## EC_TOP
module EC_TOP(
    clk, rst_n, in_valid,
    in_Px, in_Py, in_Qx, in_Qy, in_prime, in_a,
    out_valid, out_Rx, out_Ry
);
input clk, rst_n, in_valid;
input [6-1:0] in_Px, in_Py, in_Qx, in_Qy, in_prime, in_a;
output reg out_valid;
output reg [6-1:0] out_Rx, out_Ry;
localparam S_IDLE = 0;
localparam S_IN_DATA = 1;
localparam S_P_ADD = 2;
localparam S_P_DOU = 3;
localparam S_XR_YR = 4;
localparam S_OUT = 5;
parameter IP_WIDTH = 6;
reg [2:0] current_state, next_state;
reg [3:0] cnt_s_p;
reg [2:0] cnt_xr_yr;
reg [5:0] px_reg;
reg [5:0] py_reg;
reg [5:0] qx_reg;
reg [5:0] qy_reg;
reg [5:0] a_reg;
reg [5:0] prime_reg;
wire [5:0] p_sub_xp;
wire [5:0] p_sub_yp;
wire [5:0] p_sub_xq;
wire [5:0] p_sub_xr;
wire [6:0] xq_xp1;
wire [6:0] yq_yp1;
wire [7:0] xr_w;
wire [6:0] xp2_3_a;
reg [5:0] xr_reg ;
reg [5:0] s_reg;
reg [11:0] mod_in;
wire [5:0] mod_out;
reg [IP_WIDTH-1:0]  IN_2;
wire [IP_WIDTH-1:0] OUT_INV;
reg [5:0] yp2_ip;
wire [6:0] xp_xr1;
wire [11:0]mul_out;
reg [5:0] mul_in1, mul_in2;
wire [6:0] s_xp_xr1_yp1;
always@(posedge clk or negedge rst_n) begin
    if(!rst_n)
        current_state <= S_IDLE;
    else
        current_state <= next_state;
end
always@(*) begin
    case (current_state)
        S_IDLE:    next_state = in_valid? S_IN_DATA:S_IDLE;
        S_IN_DATA: next_state = (px_reg==qx_reg && py_reg==qy_reg)? S_P_DOU:S_P_ADD;
  ...
Size in the first run: roughly 3700 cells after synthesis, roughly 110 flip-flops, about 52 I/O pins, about 25000 sq um of cells after synthesis.
make LEC_CHECK=0 ABC_AREA=1 CAP_MARGIN=20 CORE_MARGIN=2 CORE_UTILIZATION=72 PLACE_DENSITY=0.42 SETUP_SLACK_MARGIN=5.0 SLEW_MARGIN=20 TNS_END_PERCENT=20 finish   # period 62.4 ns
run.sh (not shown) runs the stock make flow with config.mk's settings and CLKGATE_MAP_FILE=.
Change:
ABC_AREA = not set   (was 1)
CORE_UTILIZATION = 40   (was 72)
PLACE_DENSITY = not set   (was 0.42)
SETUP_SLACK_MARGIN = -1.47   (was 5.0)
TNS_END_PERCENT = not set   (was 20)
clock period = 72.4 ns   (was 62.4 ns; I/O delays follow)
Count of clock-buffer cells in the layout is lower by 1.
Synthesized area is lower by 2.5%.
Non-clock buffer count is lower by 167.
First-iteration DRC count is lower by 50%.
Register-to-register slack improved by 1.2 ns.
Final area is lower by 10%.
Setup slack improved by 1.2 ns.
Utilization is lower by 42 points.
Change:
CORE_UTILIZATION = 70   (was 40)
SETUP_SLACK_MARGIN = not set   (was -1.47)
clock period = 117.0 ns   (was 72.4 ns; I/O delays follow)
Result: Via count came out higher by about 6%; worst hold slack improves by 0.0089 ns; wire length came out higher by 2.0%.
Change:
CORE_MARGIN = 8   (was 2)
CORE_UTILIZATION = 40   (was 70)
GPL_ROUTABILITY_DRIVEN = 0   (was not set)
clock period = 77.0 ns   (was 117.0 ns; I/O delays follow)
=> The new run completed with no timing, DRC or antenna violations. First-iteration DRC count went down by a quarter to a third. Global-route usage came out lower by 20 points. Synthesized cell count is unchanged. Die area climbs by well over a third. Routed wire length barely changes. Area after synthesis does not change. Critical path depth increases by 6. Fmax goes up by a few percent. Final area goes up by a few percent.

---

run 1:
Starting RTL as in the previous note.
export LEC_CHECK = 0
export ABC_AREA = 1
export CAP_MARGIN = 20
export CORE_ASPECT_RATIO = 0.5
export CORE_MARGIN = 2
export CORE_UTILIZATION = 72
export CTS_CLUSTER_DIAMETER = 397
export CTS_CLUSTER_SIZE = 92
export PLACE_DENSITY = 0.41
export SETUP_SLACK_MARGIN = 4.08
export SLEW_MARGIN = 20
create_clock -name core_clock -period 30.3 [get_ports {clk}]
As the logs show, run 1 stopped at 5_1_grt after a tool error, so it never reached the end of the flow.
The following lists how run 2 was set up differently from run 1:
==> flow/config.mk <==
export PLATFORM = sky130hd
export DESIGN_NAME = EC_TOP
export DESIGN_NICKNAME = EC_TOP
export VERILOG_FILES = /design/flow/design.v
export SDC_FILE = /design/flow/constraint.sdc
export NUM_CORES = 4
export LEC_CHECK = 0
export CAP_MARGIN = 20
export CORE_MARGIN = 2
export CORE_UTILIZATION = 65
export SLEW_MARGIN = 20
==> flow/constraint.sdc <==
create_clock -name core_clock -period 59.2 [get_ports {clk}]
set_input_delay 11.8400 -clock core_clock [delete_from_list [all_inputs] [get_ports {clk}]]
set_output_delay 11.8400 -clock core_clock [all_outputs]
set_load 0.01 [all_outputs]
==> results <==
- Of the runs run 2 and run 1, none of them finished clean.
- STATUS run=run 2 STAGES=ALL_DONE FINAL_CHECKS=FAILED CAUSE=setup timing
- Run 1 never completed, since it errored out during 5_1_grt.
- Sort run 2 and run 1 by cell count after synthesis, ascending, and run 2 comes first.
- Summary of run 2 over run 1: number of cells after detailed placement went down 1007, die boundary height now sits higher, summed standard-cell area reported by yosys fell by 2.5%, post-synthesis share of cell area spent on full adders, half adders and majority gates rose by 0.80 points, full die area increased about 7.5%.
- In the flow results for run 2 and run 1, the starting density of the core is smaller on run 2.
- Detailed placer's ending HPWL (higher): run 1
- Compared with run 1, run 2 shows a higher fraction of synthesized area in multiplexers.
What run 3 does differently from run 2 at the input level:
diff --git a/flow/config.mk b/flow/config.mk
--- a/flow/config.mk
+++ b/flow/config.mk
@@ -7,5 +7,7 @@
 export LEC_CHECK = 0
+export ABC_AREA = 1
 export CAP_MARGIN = 20
 export CORE_MARGIN = 2
-export CORE_UTILIZATION = 65
+export CORE_UTILIZATION = 72
+export PLACE_DENSITY = 0.42
 export SLEW_MARGIN = 20
==> flow/constraint.sdc <==
create_clock -name core_clock -period 62.4 [get_ports {clk}]
set_input_delay 12.4800 -clock core_clock [delete_from_list [all_inputs] [get_ports {clk}]]
set_output_delay 12.4800 -clock core_clock [all_outputs]
set_load 0.01 [all_outputs]
### Flow results
- Run 3 completed every stage of the flow, and the final layout passed the timing, DRC and antenna checks.
- met5 as the top routing layer in use was reported by run 3, and met4 by run 2.
- Comparing run 3 and run 2, total number of multi-input combinational cells is lower on run 2.
- Wire length shrinks by a little under 10% when moving from run 2 to run 3.
